==> inputs of run Z <==
==> flow/design.v <==
module fp1(sig1, sig2, exp1, exp2, sign1, sign2, signew, expnew, signnew);
input wire [10:0] sig1, sig2; 
input wire [3:0] exp1, exp2;
input wire sign1, sign2;
output wire [21:0] signew;
output wire [4:0] expnew;
output wire signnew;
assign expnew = exp1 + exp2 - 3'b111;
assign signew = sig1 * sig2;
assign signnew = sign1 ^ sign2;
endmodule
module fp2(sig, exp, sign, fp_result, under, over);
input wire [21:0] sig;
input wire [4:0] exp;
input wire sign;
output wire [15:0] fp_result;
output wire under, over;
reg [21:0] tempsig;
reg [4:0] tempexp;
reg underflow;
reg overflow;
always @(*)
begin
	if(sig[20]==1'b0)
		begin
			tempsig = sig >> 1;
			tempexp = exp + 1'b1;
		end
	else 
		begin
			tempsig = sig;
			tempexp = exp;
		end
	if (tempexp > 5'd24) underflow = 1'b1;
	else underflow = 1'b0;
	if (tempexp[4]==1) overflow = 1'b1;
	else overflow =1'b0;
end
assign fp_result = {sign, tempexp[3:0], tempsig[19:9] };
assign under = underflow;
assign over = overflow;
endmodule
module fp_mul(clk, op1, op2, result, under, over);
input wire clk;
input wire [15:0] op1, op2;
output reg [15:0] result;
output reg under, over;
reg [15:0] op1reg, op2reg;
wire [21:0] signew;
wire [4:0] expnew;
wire signnew;
wire [15:0] fp_result;
wire fp_under, fp_over;
always @(posedge clk)
begin
	op1reg <= op1;
	op2reg <= op2;
	result <= fp_result;
	under <= fp_under;
	over <= fp_over;
end
fp1 stage1(.sig1(op1reg[10:0]), .sig2(op2reg[10:0]), .exp1(op1reg[14:11]), .exp2(op2reg[14:11]),
	.sign1(op1reg[15]), .sign2(op2reg[15]), .signew(signew), .expnew(expnew), .signnew(signnew));
fp2 stage2(.sig(signew), .exp(expnew), .sign(signnew), .fp_result(fp_result), .under(fp_under), .over(fp_over));
endmodule
==> flow/run.sh <==
#!/bin/bash
# the make line also repeats each setting of config.mk as NAME=value (left out here)
make -C /OpenROAD-flow-scripts/flow DESIGN_CONFIG=/design/flow/config.mk WORK_HOME=/design/flow/orfs CLKGATE_MAP_FILE= finish
==> flow/config.mk <==
export PLATFORM = sky130hd
export DESIGN_NAME = fp_mul
export DESIGN_NICKNAME = fp_mul
export VERILOG_FILES = /design/flow/design.v
export SDC_FILE = /design/flow/constraint.sdc
export NUM_CORES = 4
export LEC_CHECK = 0
export ABC_AREA = 1
export CAP_MARGIN = 20
export CELL_PAD_IN_SITES_DETAIL_PLACEMENT = 0
export CORE_ASPECT_RATIO = 0.93
export CORE_MARGIN = 2
export CORE_UTILIZATION = 72
export CTS_CLUSTER_DIAMETER = 300
export CTS_CLUSTER_SIZE = 99
export PLACE_DENSITY = 0.35
export SETUP_SLACK_MARGIN = 1.48
export SLEW_MARGIN = 35
export TNS_END_PERCENT = 70
==> flow/constraint.sdc <==
create_clock -name core_clock -period 5.61 [get_ports {clk}]
set_input_delay 1.1220 -clock core_clock [delete_from_list [all_inputs] [get_ports {clk}]]
set_output_delay 1.1220 -clock core_clock [all_outputs]
set_load 0.01 [all_outputs]
==> run A: changes against run Z <==
- CELL_PAD_IN_SITES_DETAIL_PLACEMENT: 0 -> not set
- CORE_ASPECT_RATIO: 0.93 -> not set
- CTS_CLUSTER_DIAMETER: 300 -> not set
- CTS_CLUSTER_SIZE: 99 -> 98
- PLACE_DENSITY: 0.35 -> not set
- SETUP_SLACK_MARGIN: 1.48 -> not set
- SLEW_MARGIN: 35 -> 20
- TNS_END_PERCENT: 70 -> not set
==> flow/constraint.sdc (replaced) <==
create_clock -name core_clock -period 1.59 [get_ports {clk}]
set_input_delay 0.3180 -clock core_clock [delete_from_list [all_inputs] [get_ports {clk}]]
set_output_delay 0.3180 -clock core_clock [all_outputs]
set_load 0.01 [all_outputs]
==> run F: changes against run Z <==
- CELL_PAD_IN_SITES_DETAIL_PLACEMENT: 0 -> not set
- CORE_ASPECT_RATIO: 0.93 -> not set
- CTS_CLUSTER_DIAMETER: 300 -> not set
- CTS_CLUSTER_SIZE: 99 -> 100
- PLACE_DENSITY: 0.35 -> not set
- SETUP_SLACK_MARGIN: 1.48 -> not set
- SLEW_MARGIN: 35 -> 20
- TNS_END_PERCENT: 70 -> not set
==> flow/constraint.sdc (replaced) <==
create_clock -name core_clock -period 4.82 [get_ports {clk}]
set_input_delay 0.9640 -clock core_clock [delete_from_list [all_inputs] [get_ports {clk}]]
set_output_delay 0.9640 -clock core_clock [all_outputs]
set_load 0.01 [all_outputs]
==> run M: changes against run Z <==
- ABC_AREA: 1 -> not set
- CELL_PAD_IN_SITES_DETAIL_PLACEMENT: 0 -> not set
- CORE_ASPECT_RATIO: 0.93 -> not set
- CORE_UTILIZATION: 72 -> 40
- CTS_CLUSTER_DIAMETER: 300 -> not set
- CTS_CLUSTER_SIZE: 99 -> not set
- PLACE_DENSITY: 0.35 -> not set
- SETUP_SLACK_MARGIN: 1.48 -> not set
- SLEW_MARGIN: 35 -> 20
- TNS_END_PERCENT: 70 -> not set
==> flow/constraint.sdc (replaced) <==
create_clock -name core_clock -period 5.15 [get_ports {clk}]
set_input_delay 1.0300 -clock core_clock [delete_from_list [all_inputs] [get_ports {clk}]]
set_output_delay 1.0300 -clock core_clock [all_outputs]
set_load 0.01 [all_outputs]
==> qor summary <==
metric	run M	run A	run F	run Z
Nets@finish	841	-	1015	993
Fraction of standard cell area in multi-input logic	58.5%	-	58.2%	59.1%
Final total power	4340 uW	-	5150 uW	4290 uW
Most prevalent standard cell on the critical path	fa_1	-	-	fa_1
Net switching power	1910 uW	-	2710 uW	2200 uW
Final setup vio count	0	-	9	0
Area reported by Yosys stat	0.00537 sq mm	0.00574 sq mm	0.00574 sq mm	0.00574 sq mm
Maximum single-stage delay on the critical path	510 ps	-	550 ps	530 ps
Min-Delay Endpoint	result[15]$_DFF_P_	-	result[15]$_DFF_P_	result[15]$_DFF_P_
Max-Slew Margin vs Limit	71.3%	-	70.3%	68.9%
Met2 wire length	6.74 mm	-	9.38 mm	7.95 mm
R2r setup slk	70 ps	-	-90 ps	860 ps
Place WS	-187 ps	-3280 ps	-198 ps	605 ps
Insertion delay of the later-clocked pin in the worst-skew pair	300 ps	-	330 ps	330 ps
Xor-xnor portion of the synthesized cell area	3.07%	2.14%	2.14%	2.14%
Status	timing/DRC/antenna clean	did not finish	failed layout checks	timing/DRC/antenna clean
Failing step	-	clock tree synthesis (4_1_cts)	-	-
Violated checks	-	-	negative setup slack	-
Final tally of max-slew violations	0	-	0	0
Biggest Area Class	multi-input combinational cells	-	multi-input combinational cells	multi-input combinational cells
WL/cell	15.3 um	-	20.3 um	17.4 um
Die Height	120 um	93.3 um	93.3 um	90.1 um
Clk root buf	clkbuf_16	-	clkbuf_8	clkbuf_8
Critical path endpoint category	register	-	register	register
First-pass DRT Iterations	4	-	7	7
No activity file was given, so power comes from the tool's default toggle rates.
